==> willow: inputs <==
==> flow/design.v <==
module fpu #(
    parameter DATA_WIDTH = 32,
    parameter INST_WIDTH = 1
)(
    input                   i_clk,
    input                   i_rst_n,
    input  [DATA_WIDTH-1:0] i_data_a,
    input  [DATA_WIDTH-1:0] i_data_b,
    input  [INST_WIDTH-1:0] i_inst,
    input                   i_valid,
    output [DATA_WIDTH-1:0] o_data,
    output                  o_valid
);
    reg [DATA_WIDTH-1:0] o_data_r, o_data_w; 
    reg                  o_valid_r, o_valid_w;
    wire [30:23]          i_expo_a, i_expo_b;
    wire [22:0]           i_frag_a, i_frag_b;
    reg [30:23]           i_expo_sub;
    reg [30:23]           o_expo;
    wire                  i_sign_a, i_sign_b;
    reg [46:0]            i_frag_aa, i_frag_bb;
    reg [23:0]            i_frag_a1, i_frag_b1;
    reg [46:0]            i_frag_af, i_frag_bf;
    reg [47:0]            i_frag_o, i_frag_ma, i_frag_mb;
    reg [22:0]            i_frag_oo;
    assign o_data = o_data_r;   
    assign o_valid = o_valid_r;
    assign i_expo_a = i_data_a[30:23];
    assign i_expo_b = i_data_b[30:23];
    assign i_frag_a = i_data_a[22:0];
    assign i_frag_b = i_data_b[22:0];
    assign i_sign_a = i_data_a[DATA_WIDTH-1];
    assign i_sign_b = i_data_b[DATA_WIDTH-1];
    always @(*) begin
        i_expo_sub = 8'd0;
        o_expo     = 8'd0;
        i_frag_aa  = 47'd0;
        i_frag_bb  = 47'd0;
        i_frag_a1  = 24'd0;
        i_frag_b1  = 24'd0;
        i_frag_af  = 47'd0;
        i_frag_bf  = 47'd0;
        i_frag_o   = 48'd0;
        i_frag_ma  = 48'd0;
        i_frag_mb  = 48'd0;
        i_frag_oo  = 23'd0;
        if (i_valid) begin     
            case (i_inst) 
                1'd0: begin   
                    i_frag_a1 = {1'b1, i_frag_a};
                    i_frag_b1 = {1'b1, i_frag_b};
                    if (i_expo_a > i_expo_b) begin 
                        i_expo_sub = i_expo_a - i_expo_b;
                        i_frag_bf = {i_frag_b1, 23'b0};
                        i_frag_bb = i_frag_bf >> i_expo_sub;
                        i_frag_aa = {i_frag_a1, 23'b0};
                        o_expo = i_expo_a;
                    end
                    else begin
                        i_expo_sub = i_expo_b - i_expo_a;
                        i_frag_af = {i_frag_a1, 23'b0};
                        i_frag_aa = i_frag_af >> i_expo_sub;
                        i_frag_bb = {i_frag_b1, 23'b0};
                        o_expo = i_expo_b;
                    end
                    if (i_sign_a ^ i_sign_b) begin                        
                        if (i_frag_aa > i_frag_bb) begin
                            i_frag_o = i_frag_aa - i_frag_bb;
                            o_data_w[DATA_WIDTH-1] = i_sign_a;
                        end
                        else begin
                            i_frag_o = i_frag_bb - i_frag_aa;
                            o_data_w[DATA_WIDTH-1] = i_sign_b;
                        end
                        if (i_frag_o[46] == 1) begin
                            if (i_frag_o[22] == 1)
                                o_data_w[22:0] = i_frag_o[45:23]+1;
                            else
                                o_data_w[22:0] = i_frag_o[45:23];
                            o_data_w[30:23] = o_expo;
                        end
                        else if (i_frag_o[45] == 1) begin
                            if (i_frag_o[21] == 1)
                                o_data_w[22:0] = i_frag_o[44:22]+1;
                            else
                                o_data_w[22:0] = i_frag_o[44:22];
                            o_data_w[30:23] = o_expo - 1;
                        end
                        else if (i_frag_o[44] == 1) begin
                            if (i_frag_o[20] == 1)
                                o_data_w[22:0] = i_frag_o[43:21]+1;
                            else
                                o_data_w[22:0] = i_frag_o[43:21];
                            o_data_w[30:23] = o_expo - 2;
                        end
                        else if (i_frag_o[43] == 1) begin
                            if (i_frag_o[19] == 1)
                                o_data_w[22:0] = i_frag_o[42:20]+1;
                            else
                                o_data_w[22:0] = i_frag_o[42:20];
                            o_data_w[30:23] = o_expo - 3;
                        end
                        else if (i_frag_o[42] == 1) begin
                            if (i_frag_o[18] == 1)
                                o_data_w[22:0] = i_frag_o[41:19]+1;
                            else
                                o_data_w[22:0] = i_frag_o[41:19];
                            o_data_w[30:23] = o_expo - 4;
                        end
                        else begin
                            o_data_w[22:0] = i_frag_o[39:17];
                            o_data_w[30:23] = o_expo;                               
                        end
                    end
                    else begin
                        i_frag_o = i_frag_aa + i_frag_bb;
                        if (i_frag_o[47] == 1) begin
                            if (i_frag_o[23] == 1)
                                o_data_w[22:0] = i_frag_o[46:24]+1;
                            else
                                o_data_w[22:0] = i_frag_o[46:24];
                            o_data_w[30:23] = o_expo + 1;
                        end
                        else if (i_frag_o[46] == 1) begin
                            if (i_frag_o[22] == 1)
                                o_data_w[22:0] = i_frag_o[45:23] + 1;
                            else
                                o_data_w[22:0] = i_frag_o[45:23];
                            o_data_w[30:23] = o_expo;
                        end
                        else begin
                            o_data_w[22:0] = i_frag_o[44:12];
                            o_data_w[30:23] = o_expo - 1;
                        end
                        o_data_w[DATA_WIDTH-1] = i_sign_a;
                    end
                    o_valid_w = 1;                    
                end
                1'd1: begin
                    o_expo = i_expo_a + i_expo_b - 127;
                    o_data_w[DATA_WIDTH-1] = i_sign_a ^ i_sign_b;
                    i_frag_ma[47:24] = 24'd0;
                    i_frag_ma[23] = 1;
                    i_frag_ma[22:0] = i_frag_a;
                    i_frag_mb[47:24] = 24'd0;
                    i_frag_mb[23] = 1;
                    i_frag_mb[22:0] = i_frag_b;
                    i_frag_o = i_frag_ma * i_frag_mb;
                    if (i_frag_o[22] && i_frag_o[21]) begin
                        i_frag_o[47:23] = i_frag_o[47:23] + 1;
                    end
                    else if (i_frag_o[22] && ~i_frag_o[21]) begin 
                        i_frag_o[20] = |i_frag_o[20:0]? 1 : 0;  
                        if (i_frag_o[20] == 1)
                            i_frag_o[47:23] = i_frag_o[47:23] + 1;
                        else if (i_frag_o[23] == 1)
                            i_frag_o[47:23] = i_frag_o[47:23] + 1;
                    end
                    if (i_frag_o[47] || ~i_frag_o[46]) begin
                        if (i_frag_o[47]) begin
                            i_frag_o = i_frag_o >> 1;
                            o_expo = o_expo + 1;   
                        end  
                        if (i_frag_o[22] && i_frag_o[21]) begin
                            i_frag_o[47:23] = i_frag_o[47:23] + 1;
                        end
                        else if (i_frag_o[22] && ~i_frag_o[21]) begin 
                            i_frag_o[20] = |i_frag_o[20:0]? 1 : 0;  
                            if (i_frag_o[20] == 1)
                                i_frag_o[47:23] = i_frag_o[47:23] + 1;
                            else if (i_frag_o[23] == 1)
                                i_frag_o[47:23] = i_frag_o[47:23] + 1;
                        end
                    end
                    o_data_w[22:0] = i_frag_o[45:23];
                    o_data_w[30:23] = o_expo;
                    o_valid_w = 1;    
                end
                default: begin
                    o_data_w     = 0;
                    o_valid_w    = 1;  
                end  
            endcase
        end else begin
            o_data_w     = 0; 
            o_valid_w    = 0;  
        end
    end
    always @(posedge i_clk or negedge i_rst_n) begin
        if(~i_rst_n) begin    
            o_data_r <= 0;
            o_valid_r <= 0;
        end else begin
            o_data_r <= o_data_w;
            o_valid_r <= o_valid_w;
        end
    end
endmodule
==> flow/run.sh <==
#!/bin/bash
# the make line also repeats each setting of config.mk as NAME=value (left out here)
make -C /OpenROAD-flow-scripts/flow DESIGN_CONFIG=/design/flow/config.mk WORK_HOME=/design/flow/orfs CLKGATE_MAP_FILE= finish
==> flow/config.mk <==
export PLATFORM = sky130hd
export DESIGN_NAME = fpu
export DESIGN_NICKNAME = fpu
export VERILOG_FILES = /design/flow/design.v
export SDC_FILE = /design/flow/constraint.sdc
export NUM_CORES = 4
export LEC_CHECK = 0
export CAP_MARGIN = 20
export CORE_MARGIN = 2
export CORE_UTILIZATION = 64
export CTS_CLUSTER_DIAMETER = 334
export CTS_CLUSTER_SIZE = 22
export MIN_ROUTING_LAYER = met1
export PLACE_DENSITY_LB_ADDON = 0.09
export SLEW_MARGIN = 25
export TNS_END_PERCENT = 100
==> flow/constraint.sdc <==
create_clock -name core_clock -period 11.6 [get_ports {i_clk}]
set_input_delay 2.3200 -clock core_clock [delete_from_list [all_inputs] [get_ports {i_clk}]]
set_output_delay 2.3200 -clock core_clock [all_outputs]
set_load 0.01 [all_outputs]
==> nickel (differences from willow) <==
==> flow/config.mk (replaced) <==
export PLATFORM = sky130hd
export DESIGN_NAME = fpu
export DESIGN_NICKNAME = fpu
export VERILOG_FILES = /design/flow/design.v
export SDC_FILE = /design/flow/constraint.sdc
export NUM_CORES = 4
export LEC_CHECK = 0
export CAP_MARGIN = 20
export CORE_MARGIN = 2
export CORE_UTILIZATION = 54
export CTS_CLUSTER_DIAMETER = 349
export CTS_CLUSTER_SIZE = 100
export SLEW_MARGIN = 20
==> flow/constraint.sdc (replaced) <==
create_clock -name core_clock -period 7.67 [get_ports {i_clk}]
set_input_delay 1.5340 -clock core_clock [delete_from_list [all_inputs] [get_ports {i_clk}]]
set_output_delay 1.5340 -clock core_clock [all_outputs]
set_load 0.01 [all_outputs]
==> cedar (differences from willow) <==
--- a/flow/config.mk
+++ b/flow/config.mk
@@ -8,9 +8,9 @@
 export CAP_MARGIN = 20
 export CORE_MARGIN = 2
-export CORE_UTILIZATION = 64
+export CORE_UTILIZATION = 16
 export CTS_CLUSTER_DIAMETER = 334
-export CTS_CLUSTER_SIZE = 22
-export MIN_ROUTING_LAYER = met1
+export MIN_ROUTING_LAYER = met2
 export PLACE_DENSITY_LB_ADDON = 0.09
+export SETUP_SLACK_MARGIN = -1.51
 export SLEW_MARGIN = 25
 export TNS_END_PERCENT = 100
==> flow/constraint.sdc (replaced) <==
create_clock -name core_clock -period 21.5 [get_ports {i_clk}]
set_input_delay 4.3000 -clock core_clock [delete_from_list [all_inputs] [get_ports {i_clk}]]
set_output_delay 4.3000 -clock core_clock [all_outputs]
set_load 0.01 [all_outputs]
==> zinc (differences from willow) <==
==> flow/config.mk (replaced) <==
export PLATFORM = sky130hd
export DESIGN_NAME = fpu
export DESIGN_NICKNAME = fpu
export VERILOG_FILES = /design/flow/design.v
export SDC_FILE = /design/flow/constraint.sdc
export NUM_CORES = 4
export LEC_CHECK = 0
export CAP_MARGIN = 20
export CORE_MARGIN = 2
export CORE_UTILIZATION = 59
export SETUP_SLACK_MARGIN = -1.15
export SLEW_MARGIN = 20
export TNS_END_PERCENT = 5
==> flow/constraint.sdc (replaced) <==
create_clock -name core_clock -period 14.0 [get_ports {i_clk}]
set_input_delay 2.8000 -clock core_clock [delete_from_list [all_inputs] [get_ports {i_clk}]]
set_output_delay 2.8000 -clock core_clock [all_outputs]
set_load 0.01 [all_outputs]
==> qor.txt <==
chip footprint - 0.0786 mm²
Init Core Util - 54.4%
outcome - complete, but fails checks
final setup fails - 32
setup bufs post-CTS - 210
gr usage total - 55.5%
met3 usage - 21.2%
die span in y - 280 µm
dpl cells - 8041
Layout Check Failures - setup timing
Final HPWL DP - 164 mm
Setup WS post-layout - -4740 ps
The numbers above come from nickel.

==> qor.txt <==
YS chip area - 0.0413 mm²
Last stage - global routing
dpl cells - 7483
met3 usage - 66.1%
setup bufs post-CTS - 117
Final HPWL DP - 153 mm
Yosys warning total - 1
gr usage total - 78.6%
Placement Setup Slack - -966 ps
Init Core Util - 64.4%
outcome - did not finish
die span in y - 258 µm
stop err - [ERROR GRT-0116] Global routing finished with congestion. Check the congestion regions in the DRC Viewer.
chip footprint - 0.0665 mm²
The numbers above come from willow.

==> qor.txt <==
Init Core Util - 16.1%
area fraction in compound gates - 21.4%
final setup fails - 0
chip footprint - 0.262 mm²
gr usage total - 29.7%
die span in y - 512 µm
met3 usage - 42.4%
dpl cells - 8850
setup bufs post-CTS - 0
clk slew on worst S/H paths - 70 ps
Top logic family - adder cells
WP buf/inv - 6
row cnt - 186
outcome - no timing/DRC/antenna violations
The numbers above come from cedar.

==> qor.txt <==
Non-CTS buffers - 404
Init Core Util - 59.9%
final setup fails - 7
met3 usage - 12.3%
Setup WS post-layout - -138 ps
dpl cells - 6533
Final HPWL DP - 141 mm
die span in y - 268 µm
outcome - complete, but fails checks
chip footprint - 0.0721 mm²
Layout Check Failures - setup timing
The numbers above come from zinc.

